## ahb_slave
module ahb_slave (
    input  wire        HCLK,         
    input  wire        HRESETn,      
    input  wire [31:0] HADDR,        
    input  wire        HWRITE,       
    input  wire [2:0]  HSIZE,        
    input  wire [2:0]  HBURST,       
    input  wire [3:0]  HPROT,        
    input  wire [1:0]  HTRANS,       
    input  wire        HMASTLOCK,    
    input  wire        HSEL,         
    input  wire [31:0] HWDATA,       
    output wire [31:0] HRDATA,       
    output wire        HREADY,       
    output wire        HRESP,        
    input  wire [3:0]  HWSTRB,       
    output wire [31:0] tdr_o,        
    output wire [31:0] lcr_o,        
    output wire [31:0] ocr_o,        
    output wire [31:0] fcr_o,        
    output wire [31:0] ier_o,        
    output wire [31:0] hcr_o,        
    input  wire [31:0] rdr_i,        
    input  wire [31:0] lsr_i,        
    input  wire [31:0] iir_i         
);
Settings: LEC_CHECK=0, ABC_AREA=1, CAP_MARGIN=20, CELL_PAD_IN_SITES_DETAIL_PLACEMENT=2, CORE_MARGIN=9, CORE_UTILIZATION=40, GPL_TIMING_DRIVEN=0, MIN_ROUTING_LAYER=met2, SLEW_MARGIN=25, TNS_END_PERCENT=45; clock period 7.08 ns.
run.sh (not shown) runs the stock make flow with config.mk's settings and CLKGATE_MAP_FILE=.
The baseline aborted during 3_5_place_dp on DPL-0033.
Next try:
Settings changed: ABC_AREA 1 to unset, CELL_PAD_IN_SITES_DETAIL_PLACEMENT 2 to unset, CORE_MARGIN 9 to 2, CORE_UTILIZATION 40 to 58, GPL_TIMING_DRIVEN 0 to unset, MIN_ROUTING_LAYER met2 to unset, SLEW_MARGIN 25 to 20, TNS_END_PERCENT 45 to unset.
Clock period 7.08 ns to 4.88 ns, I/O delays scaled along.
What happened: The changed run finished with timing, DRC and antenna clean. Synthesized area increases by a few percent. Synthesized cell count decreases by well over a third. Die area shrinks by well over a third.
Next try:
Settings changed: CTS_CLUSTER_SIZE set to 15, SETUP_SLACK_MARGIN set to -0.15.
Clock period 4.88 ns to 3.2 ns, I/O delays scaled along.
With this change the flow completed, yet does not pass: negative setup slack. Register-to-register slack loses 1.3 ns. Critical path depth goes up by 1. Clock skew is about the same. Wire length climbs by 5.4%. Clock-buffer cell count falls by 1. Design area came out higher by about 5.5%. Setup slack got worse by 0.59 ns.
Next try:
Settings changed: ABC_AREA set to 1, CORE_UTILIZATION 58 to 53, CTS_CLUSTER_SIZE 15 to unset, SETUP_SLACK_MARGIN -0.15 to unset.
Clock period 3.2 ns to 2.81 ns, I/O delays scaled along.
Outcome: The changed run finished but fails on negative setup slack. Worst setup slack improved by 0.12 ns. Global-route usage fell by 3.0 points. Sequential cell count stays the same. Routed wire length drops slightly. Clock power is higher by a few percent. Total power is lower slightly. Core utilization is lower by 4.6 points. First-iteration DRC count rises by about a fifth. Non-clock buffer count went down by 7.
Next try:
Settings changed: CORE_UTILIZATION 53 to 58, CTS_CLUSTER_DIAMETER set to 330, CTS_CLUSTER_SIZE set to 15, SETUP_SLACK_MARGIN set to -0.15.
Clock period 2.81 ns to 3.11 ns, I/O delays scaled along.
Effect: The new run completed and failed the layout checks on negative setup slack. Worst setup slack improved by 0.25 ns. Worst hold slack gains 0.075 ns. Clock skew stays flat. First-iteration DRC count grows by about a fifth. Total power falls by about a fifth. Combinational power goes down by about a fifth. Critical path depth goes down by 1. Wire length hardly moves.

========
Starting RTL as in the previous note.
clock: 3.4 ns
lec_check: 0
cap_margin: 20
core_margin: 2
core_utilization: 58
cts_cluster_size: 15
hold_slack_margin: -0.06
slew_margin: 20
tns_end_percent: 5
The starting point reached the layout checks and failed them: setup timing.
Change:
--- a/flow/config.mk
+++ b/flow/config.mk
@@ -8,7 +8,5 @@
 export CAP_MARGIN = 20
 export CORE_MARGIN = 2
-export CORE_UTILIZATION = 58
-export CTS_CLUSTER_SIZE = 15
-export HOLD_SLACK_MARGIN = -0.06
+export CORE_UTILIZATION = 70
+export CTS_CLUSTER_SIZE = 59
 export SLEW_MARGIN = 20
-export TNS_END_PERCENT = 5
==> flow/constraint.sdc (replaced) <==
create_clock -name core_clock -period 3.11 [get_ports {HCLK}]
set_input_delay 0.6220 -clock core_clock [delete_from_list [all_inputs] [get_ports {HCLK}]]
set_output_delay 0.6220 -clock core_clock [all_outputs]
set_load 0.01 [all_outputs]
=>
- This time the run stopped in detailed placement
- area after synthesis does not change
- synthesized cell count stays the same
- die area came out lower by 17%
Change:
--- a/flow/config.mk
+++ b/flow/config.mk
@@ -8,5 +8,6 @@
 export CAP_MARGIN = 20
 export CORE_MARGIN = 2
-export CORE_UTILIZATION = 70
-export CTS_CLUSTER_SIZE = 59
+export CORE_UTILIZATION = 40
+export GPL_TIMING_DRIVEN = 0
+export MIN_ROUTING_LAYER = met2
 export SLEW_MARGIN = 20
==> flow/constraint.sdc (replaced) <==
create_clock -name core_clock -period 7.08 [get_ports {HCLK}]
set_input_delay 1.4160 -clock core_clock [delete_from_list [all_inputs] [get_ports {HCLK}]]
set_output_delay 1.4160 -clock core_clock [all_outputs]
set_load 0.01 [all_outputs]
Result: Now the flow finished but fails on setup timing; die size is higher by 73%; synthesized area stays the same; synthesized cell count is unchanged.
Change:
--- a/flow/config.mk
+++ b/flow/config.mk
@@ -9,5 +9,3 @@
 export CORE_MARGIN = 2
 export CORE_UTILIZATION = 40
-export GPL_TIMING_DRIVEN = 0
-export MIN_ROUTING_LAYER = met2
 export SLEW_MARGIN = 20
==> flow/constraint.sdc (replaced) <==
create_clock -name core_clock -period 4.88 [get_ports {HCLK}]
set_input_delay 0.9760 -clock core_clock [delete_from_list [all_inputs] [get_ports {HCLK}]]
set_output_delay 0.9760 -clock core_clock [all_outputs]
set_load 0.01 [all_outputs]
Outcome: With this change the flow finished clean; area after synthesis stays the same; worst setup slack is better by 0.11 ns; sequential share of layout area rose by 0.24 points; wire length fell by 13%; global-route usage fell by 22 points; utilization fell by 0.40 points.

========
Setup of oak:
ahb_slave again, from the RTL that the note above started with.
## ahb_slave
module ahb_slave (
    input  wire        HCLK,         
    input  wire        HRESETn,      
    input  wire [31:0] HADDR,        
    input  wire        HWRITE,       
    input  wire [2:0]  HSIZE,        
    input  wire [2:0]  HBURST,       
    input  wire [3:0]  HPROT,        
    input  wire [1:0]  HTRANS,       
    input  wire        HMASTLOCK,    
    input  wire        HSEL,         
    input  wire [31:0] HWDATA,       
    output wire [31:0] HRDATA,       
    output wire        HREADY,       
    output wire        HRESP,        
    input  wire [3:0]  HWSTRB,       
    output wire [31:0] tdr_o,        
    output wire [31:0] lcr_o,        
    output wire [31:0] ocr_o,        
    output wire [31:0] fcr_o,        
    output wire [31:0] ier_o,        
    output wire [31:0] hcr_o,        
    input  wire [31:0] rdr_i,        
    input  wire [31:0] lsr_i,        
    input  wire [31:0] iir_i         
);
==> flow/config.mk <==
export PLATFORM = sky130hd
export DESIGN_NAME = ahb_slave
export DESIGN_NICKNAME = ahb_slave
export VERILOG_FILES = /design/flow/design.v
export SDC_FILE = /design/flow/constraint.sdc
export NUM_CORES = 4
export LEC_CHECK = 0
export ABC_AREA = 1
export CAP_MARGIN = 20
export CORE_MARGIN = 2
export CORE_UTILIZATION = 72
export CTS_CLUSTER_DIAMETER = 347
export CTS_CLUSTER_SIZE = 10
export HOLD_SLACK_MARGIN = -0.04
export SETUP_SLACK_MARGIN = 0.84
export SLEW_MARGIN = 20
export TNS_END_PERCENT = 10
==> flow/constraint.sdc <==
create_clock -name core_clock -period 3.48 [get_ports {HCLK}]
set_input_delay 0.6960 -clock core_clock [delete_from_list [all_inputs] [get_ports {HCLK}]]
set_output_delay 0.6960 -clock core_clock [all_outputs]
set_load 0.01 [all_outputs]
oak is listed as incomplete: the tool reported an error in 3_3_place_gp and the run ended there.
Inputs modified between oak and pine:
# oak
export LEC_CHECK = 0
export ABC_AREA = 1
export CAP_MARGIN = 20
export CORE_MARGIN = 2
export CORE_UTILIZATION = 72
export CTS_CLUSTER_DIAMETER = 347
export CTS_CLUSTER_SIZE = 10
export HOLD_SLACK_MARGIN = -0.04
export SETUP_SLACK_MARGIN = 0.84
export SLEW_MARGIN = 20
export TNS_END_PERCENT = 10
create_clock -name core_clock -period 3.48 [get_ports {HCLK}]
# pine
export LEC_CHECK = 0
export ABC_AREA = 1
export CAP_MARGIN = 20
export CORE_MARGIN = 2
export CORE_UTILIZATION = 52
export SLEW_MARGIN = 20
create_clock -name core_clock -period 3.71 [get_ports {HCLK}]
Core footprint: pine higher than oak. pine vs. oak: post-synth tally of flip-flops with integrated enable was more or less identical, simple-gate area share of the yosys netlist was more or less identical, number of top-level pins was more or less identical, height of the die went up by 23 um. [compare] base=oak new=pine: total number of placement rows now larger; area of the die now larger. The chip area from the yosys synthesis statistics of oak and that of pine are within noise of each other. pine completed every stage of the flow, and the final layout passed the timing, design-rule and antenna checks. The flow ended early for oak: it failed with a tool error in 3_3_place_gp.
Changes in birch relative to pine:
# pine
export LEC_CHECK = 0
export ABC_AREA = 1
export CAP_MARGIN = 20
export CORE_MARGIN = 2
export CORE_UTILIZATION = 52
export SLEW_MARGIN = 20
create_clock -name core_clock -period 3.71 [get_ports {HCLK}]
# birch
export LEC_CHECK = 0
export ABC_AREA = 1
export CAP_MARGIN = 20
export CORE_MARGIN = 2
export CORE_UTILIZATION = 66
export CTS_CLUSTER_DIAMETER = 364
export CTS_CLUSTER_SIZE = 98
export PLACE_DENSITY = 0.36
export SLEW_MARGIN = 20
create_clock -name core_clock -period 3.03 [get_ports {HCLK}]
Results
Summary of birch over pine: half-perimeter wire length after detailed placement has increased; count of hold-fix buffers inserted at cts has increased.
birch never completed; the flow aborted with a tool error in 5_1_grt.
Die area | birch < pine
Between birch and pine, the difference in area after synthesis is negligible.
Looking at starting utilization of the core area, birch sits above pine.
Here is what was changed in the inputs of maple compared with birch.
# birch
export LEC_CHECK = 0
export ABC_AREA = 1
export CAP_MARGIN = 20
export CORE_MARGIN = 2
export CORE_UTILIZATION = 66
export CTS_CLUSTER_DIAMETER = 364
export CTS_CLUSTER_SIZE = 98
export PLACE_DENSITY = 0.36
export SLEW_MARGIN = 20
create_clock -name core_clock -period 3.03 [get_ports {HCLK}]
# maple
export LEC_CHECK = 0
export CAP_MARGIN = 20
export CORE_MARGIN = 2
export CORE_UTILIZATION = 51
export SLEW_MARGIN = 20
create_clock -name core_clock -period 3.03 [get_ports {HCLK}]
### Flow results
maple ran in full, but the layout does not pass; the checks complain about setup timing.
For birch, the dominant kind of combinational cell was simple AND/OR/NAND/NOR gates, unlike maple, where it was multiplexers.
birch has lower synthesized area per cell than maple.
Number of buffers added to fix hold violations after cts, birch and maple, higher one = birch.
maple ends up with a fraction of the core area occupied by cells at floorplan that is 15 points lower than in birch.
| fraction of the mapped netlist area in compound gates | higher: maple |
Min gate count of the mapped netlist across birch and maple: maple
X dimension of the die delta for maple relative to birch: 16% higher
Relative to birch, portion of netlist area occupied by mux cells has gone up in maple.

========
ahb_slave again, from the RTL that the note above started with.
export LEC_CHECK = 0
export ABC_AREA = 1
export CAP_MARGIN = 15
export CELL_PAD_IN_SITES_DETAIL_PLACEMENT = 2
export CELL_PAD_IN_SITES_GLOBAL_PLACEMENT = 2
export CORE_ASPECT_RATIO = 1.13
export CORE_MARGIN = 6
export CORE_UTILIZATION = 44
export CTS_CLUSTER_DIAMETER = 176
export CTS_CLUSTER_SIZE = 60
export MAX_ROUTING_LAYER = met4
export MIN_ROUTING_LAYER = met2
export PLACE_DENSITY_LB_ADDON = 0.27
export SETUP_SLACK_MARGIN = 0.18
export SLEW_MARGIN = 25
create_clock -name core_clock -period 5.56 [get_ports {HCLK}]
The baseline stopped in 3_3_place_gp.
Next try:
Settings changed: CAP_MARGIN 15 to 20, CELL_PAD_IN_SITES_DETAIL_PLACEMENT 2 to unset, CELL_PAD_IN_SITES_GLOBAL_PLACEMENT 2 to unset, CORE_ASPECT_RATIO 1.13 to unset, CORE_MARGIN 6 to 2, CORE_UTILIZATION 44 to 57, CTS_CLUSTER_DIAMETER 176 to unset, CTS_CLUSTER_SIZE 60 to 53, MIN_ROUTING_LAYER met2 to unset, SETUP_SLACK_MARGIN 0.18 to unset, SLEW_MARGIN 25 to 40.
Clock period 5.56 ns to 3.32 ns, I/O delays scaled along.
- The changed run finished but fails on setup timing
- die size drops by 29%
- area after synthesis stays the same
- synthesized cell count stays the same
Next try:
Settings changed: ABC_AREA 1 to unset, CORE_UTILIZATION 57 to 68, CTS_CLUSTER_SIZE 53 to 37, MAX_ROUTING_LAYER met4 to unset, PLACE_DENSITY_LB_ADDON 0.27 to unset, SLEW_MARGIN 40 to 20.
Clock period 3.32 ns to 3.4 ns, I/O delays scaled along.
Outcome: The new run failed in 4_1_cts, error DPL-0038. Synthesized cell count shrinks by about 36%. Area after synthesis grows by about 5%. Die area shrinks by about 12%.
Next try:
Settings changed: CTS_CLUSTER_SIZE 37 to 61, HOLD_SLACK_MARGIN set to -0.08, TNS_END_PERCENT set to 5.
Clock period 3.4 ns to 3.59 ns, I/O delays scaled along.
Outcome: The new run aborted during 4_1_cts (DPL-0038). Area after synthesis does not change. Die size does not change. Synthesized cell count is unchanged.
Next try:
Settings changed: CORE_UTILIZATION 68 to 72, CTS_CLUSTER_DIAMETER set to 347, CTS_CLUSTER_SIZE 61 to 93, HOLD_SLACK_MARGIN -0.08 to unset, TNS_END_PERCENT 5 to 10.
Clock period 3.59 ns to 3.48 ns, I/O delays scaled along.
Now the flow did not get past 3_3_place_gp.
Area after synthesis stays the same.
Synthesized cell count stays the same.
Die size fell by 5.4%.

========
Starting RTL as in the previous note.
Design ahb_slave, start of the top module:
module ahb_slave (
    input  wire        HCLK,         
    input  wire        HRESETn,      
    input  wire [31:0] HADDR,        
    input  wire        HWRITE,       
    input  wire [2:0]  HSIZE,        
    input  wire [2:0]  HBURST,       
    input  wire [3:0]  HPROT,        
    input  wire [1:0]  HTRANS,       
    input  wire        HMASTLOCK,    
    input  wire        HSEL,         
    input  wire [31:0] HWDATA,       
    output wire [31:0] HRDATA,       
    output wire        HREADY,       
    output wire        HRESP,        
    input  wire [3:0]  HWSTRB,       
    output wire [31:0] tdr_o,        
    output wire [31:0] lcr_o,        
    output wire [31:0] ocr_o,        
    output wire [31:0] fcr_o,        
    output wire [31:0] ier_o,        
    output wire [31:0] hcr_o,        
    input  wire [31:0] rdr_i,        
    input  wire [31:0] lsr_i,        
    input  wire [31:0] iir_i         
);
==> flow/config.mk <==
export PLATFORM = sky130hd
export DESIGN_NAME = ahb_slave
export DESIGN_NICKNAME = ahb_slave
export VERILOG_FILES = /design/flow/design.v
export SDC_FILE = /design/flow/constraint.sdc
export NUM_CORES = 4
export LEC_CHECK = 0
export ABC_AREA = 1
export CAP_MARGIN = 20
export CORE_ASPECT_RATIO = 0.9
export CORE_MARGIN = 2
export CORE_UTILIZATION = 72
export CTS_CLUSTER_DIAMETER = 314
export CTS_CLUSTER_SIZE = 72
export HOLD_SLACK_MARGIN = 0.3
export PLACE_DENSITY_LB_ADDON = 0.27
export SETUP_SLACK_MARGIN = 0.32
export SLEW_MARGIN = 40
==> flow/constraint.sdc <==
create_clock -name core_clock -period 2.37 [get_ports {HCLK}]
set_input_delay 0.4740 -clock core_clock [delete_from_list [all_inputs] [get_ports {HCLK}]]
set_output_delay 0.4740 -clock core_clock [all_outputs]
set_load 0.01 [all_outputs]
The first run died in global placement (3_3_place_gp) with FLW-0024.
Change:
- CORE_ASPECT_RATIO: 0.9 -> not set
- CORE_MARGIN: 2 -> 4
- CORE_UTILIZATION: 72 -> 44
- CTS_CLUSTER_DIAMETER: 314 -> not set
- CTS_CLUSTER_SIZE: 72 -> 53
- HOLD_SLACK_MARGIN: 0.3 -> not set
- SETUP_SLACK_MARGIN: 0.32 -> 0.65
- SLEW_MARGIN: 40 -> 10
- clock period: 2.37 -> 2.72 ns (I/O delays scaled with it)
With this change the flow finished but fails on hold timing, setup timing.
Area after synthesis is unchanged.
Die area goes up by 69%.
Synthesized cell count stays the same.
Power figures rest on the tool's default switching activity, not on a simulated workload.
